## battle_ship
module battle_ship(
      input wire clk,			 
      input wire clr,
      input wire btnU,
      input wire btnD,
      input wire btnR,
      input wire btnL,
      input wire sel,
	    input sw,
      output wire [2:0] red,	 
      output wire [2:0] green,   
      output wire [1:0] blue,	     
      output wire [3:0] an,
      output wire [7:0] seg,
      output wire hsync,		 
      output wire vsync			 
	);
	wire clock_4Hz = clk;
	wire clock_25Mhz = clk;
	wire turn;
	wire phase;
  wire finish;
	wire [27: 0] pships;
	wire [27: 0] cships;
  wire [27: 0] c_curr_guess;
  wire [27: 0] p_curr_guess;
	assign cships = 28'b1000000100010000000000010000;
	wire db_btnR;
	wire db_btnL;
	wire db_btnU;
	wire db_btnD;
	wire db_btnSel;
	wire db_btnRst;
	debouncer db_r(
    .clk (clock_4Hz),
		.rst (clr),
    .btn_in (btnR),
    .btn_out (db_btnR)
	);
	debouncer db_l(
		.clk (clock_4Hz),
		.rst (clr),
		.btn_in (btnL),
		.btn_out (db_btnL)
	);
	debouncer db_u(
		.clk (clock_4Hz),
		.rst (clr),
		.btn_in (btnU),
		.btn_out (db_btnU)
	);
	debouncer db_d(
		.clk (clock_4Hz),
		.rst (clr),
		.btn_in (btnD),
		.btn_out (db_btnD)
	);
	debouncer db_sel(
		.clk (clock_4Hz),
  ...
Size: about 1800 cells after synthesis, about 30 I/O pins.
clock: 7.44 ns
lec_check: 0
cap_margin: 20
core_margin: 2
core_utilization: 58
cts_cluster_size: 61
hold_slack_margin: 0.3
setup_slack_margin: 1.97
slew_margin: 20
tns_end_percent: 5
run.sh (not shown) runs the stock make flow with config.mk's settings and CLKGATE_MAP_FILE=.
Change:
- ABC_AREA: not set -> 1
- CORE_UTILIZATION: 58 -> 72
- CTS_CLUSTER_SIZE: 61 -> not set
- HOLD_SLACK_MARGIN: 0.3 -> not set
- SETUP_SLACK_MARGIN: 1.97 -> not set
- TNS_END_PERCENT: 5 -> not set
- clock period: 7.44 -> 4.46 ns (I/O delays scaled with it)
What happened:
- Now the flow died in global routing, error GRT-0232
- die size decreases by 19%
- area after synthesis stays flat
- synthesized cell count increases by 19%

the baseline:
Starting RTL as in the previous note.
export LEC_CHECK = 0
export CAP_MARGIN = 20
export CORE_ASPECT_RATIO = 0.81
export CORE_MARGIN = 2
export CORE_UTILIZATION = 56
export GPL_ROUTABILITY_DRIVEN = 1
export SLEW_MARGIN = 20
export TNS_END_PERCENT = 60
create_clock -name core_clock -period 5.22 [get_ports {clk}]
Looking at the reports, the baseline completed the entire flow and the layout it produced met the timing, DRC and antenna checks.
Setup changes, the baseline to the candidate
Settings: clearing TNS_END_PERCENT, which used to be 60; clearing GPL_ROUTABILITY_DRIVEN, which used to be 1; swapping 56 for 66 in CORE_UTILIZATION; clearing CORE_ASPECT_RATIO, which used to be 0.81; swapping 5.22 for 3.43 in the clock period (ns, I/O delays scaled along).
==> comparison <==
In the candidate the implementation ran to completion but is not tape-out ready, as the final checks report negative setup slack. The worst max-slew margin expressed relative to the limit of the candidate was superior to that of the baseline. The final net count in the baseline is 0.867 times that in the candidate. Compared with the baseline, the candidate shows a lower initial antenna violation count. Sort the baseline and the candidate by critical path depth desc -> top: the baseline.

Starting RTL as in the previous note.
clock: 3.85 ns
lec_check: 0
cap_margin: 20
cell_pad_in_sites_global_placement: 0
core_aspect_ratio: 1.64
core_margin: 2
core_utilization: 70
cts_cluster_diameter: 29
cts_cluster_size: 100
place_density_lb_addon: 0.14
setup_slack_margin: 1.12
slew_margin: 20
tns_end_percent: 85
The starting point died in global routing, error GRT-0116.
Edit:
==> flow/config.mk (replaced) <==
export PLATFORM = sky130hd
export DESIGN_NAME = battle_ship
export DESIGN_NICKNAME = battle_ship
export VERILOG_FILES = /design/flow/design.v
export SDC_FILE = /design/flow/constraint.sdc
export NUM_CORES = 4
export LEC_CHECK = 0
export CAP_MARGIN = 20
export CORE_MARGIN = 2
export CORE_UTILIZATION = 33
export SLEW_MARGIN = 20
==> flow/constraint.sdc (replaced) <==
create_clock -name core_clock -period 13.4 [get_ports {clk}]
set_input_delay 2.6800 -clock core_clock [delete_from_list [all_inputs] [get_ports {clk}]]
set_output_delay 2.6800 -clock core_clock [all_outputs]
set_load 0.01 [all_outputs]
Result: The changed run passed the timing, DRC and antenna checks. Synthesized area is unchanged. Die size grows by about 110%. Synthesized cell count is unchanged.
Edit:
--- a/flow/config.mk
+++ b/flow/config.mk
@@ -10 +10 @@
-export CORE_UTILIZATION = 33
+export CORE_UTILIZATION = 40
==> flow/constraint.sdc (replaced) <==
create_clock -name core_clock -period 10.0 [get_ports {clk}]
set_input_delay 2.0000 -clock core_clock [delete_from_list [all_inputs] [get_ports {clk}]]
set_output_delay 2.0000 -clock core_clock [all_outputs]
set_load 0.01 [all_outputs]
Result:
- The new run went through all stages and came out clean
- die area shrinks by about a fifth
- design area is about the same
- setup slack gets worse by 2.7 ns
- area after synthesis does not change
- utilization goes up by 7.9 points
- combinational power increases by a quarter to a third
- cell count drops by a few percent
- clock-buffer cell count increases by 1

Starting RTL as in the previous note.
==> flow/config.mk <==
export PLATFORM = sky130hd
export DESIGN_NAME = battle_ship
export DESIGN_NICKNAME = battle_ship
export VERILOG_FILES = /design/flow/design.v
export SDC_FILE = /design/flow/constraint.sdc
export NUM_CORES = 4
export LEC_CHECK = 0
export ABC_AREA = 1
export CAP_MARGIN = 20
export CORE_MARGIN = 2
export CORE_UTILIZATION = 72
export CTS_CLUSTER_SIZE = 93
export HOLD_SLACK_MARGIN = 0.25
export PLACE_DENSITY_LB_ADDON = 0.25
export SLEW_MARGIN = 20
==> flow/constraint.sdc <==
create_clock -name core_clock -period 3.9 [get_ports {clk}]
set_input_delay 0.7800 -clock core_clock [delete_from_list [all_inputs] [get_ports {clk}]]
set_output_delay 0.7800 -clock core_clock [all_outputs]
set_load 0.01 [all_outputs]
The starting point died in clock tree synthesis with DPL-0038.
Next try:
- ABC_AREA: 1 -> unset
- CORE_UTILIZATION: 72 -> 56
- CTS_CLUSTER_SIZE: 93 -> unset
- HOLD_SLACK_MARGIN: 0.25 -> unset
- PLACE_DENSITY_LB_ADDON: 0.25 -> unset
- clock period: 3.9 -> 5.21 ns (I/O delays scaled with it)
Result: The new run produced a clean layout; die size rises by 28%; area after synthesis hardly moves; synthesized cell count decreases by 16%.
Power is estimated from default activity; no workload was simulated.
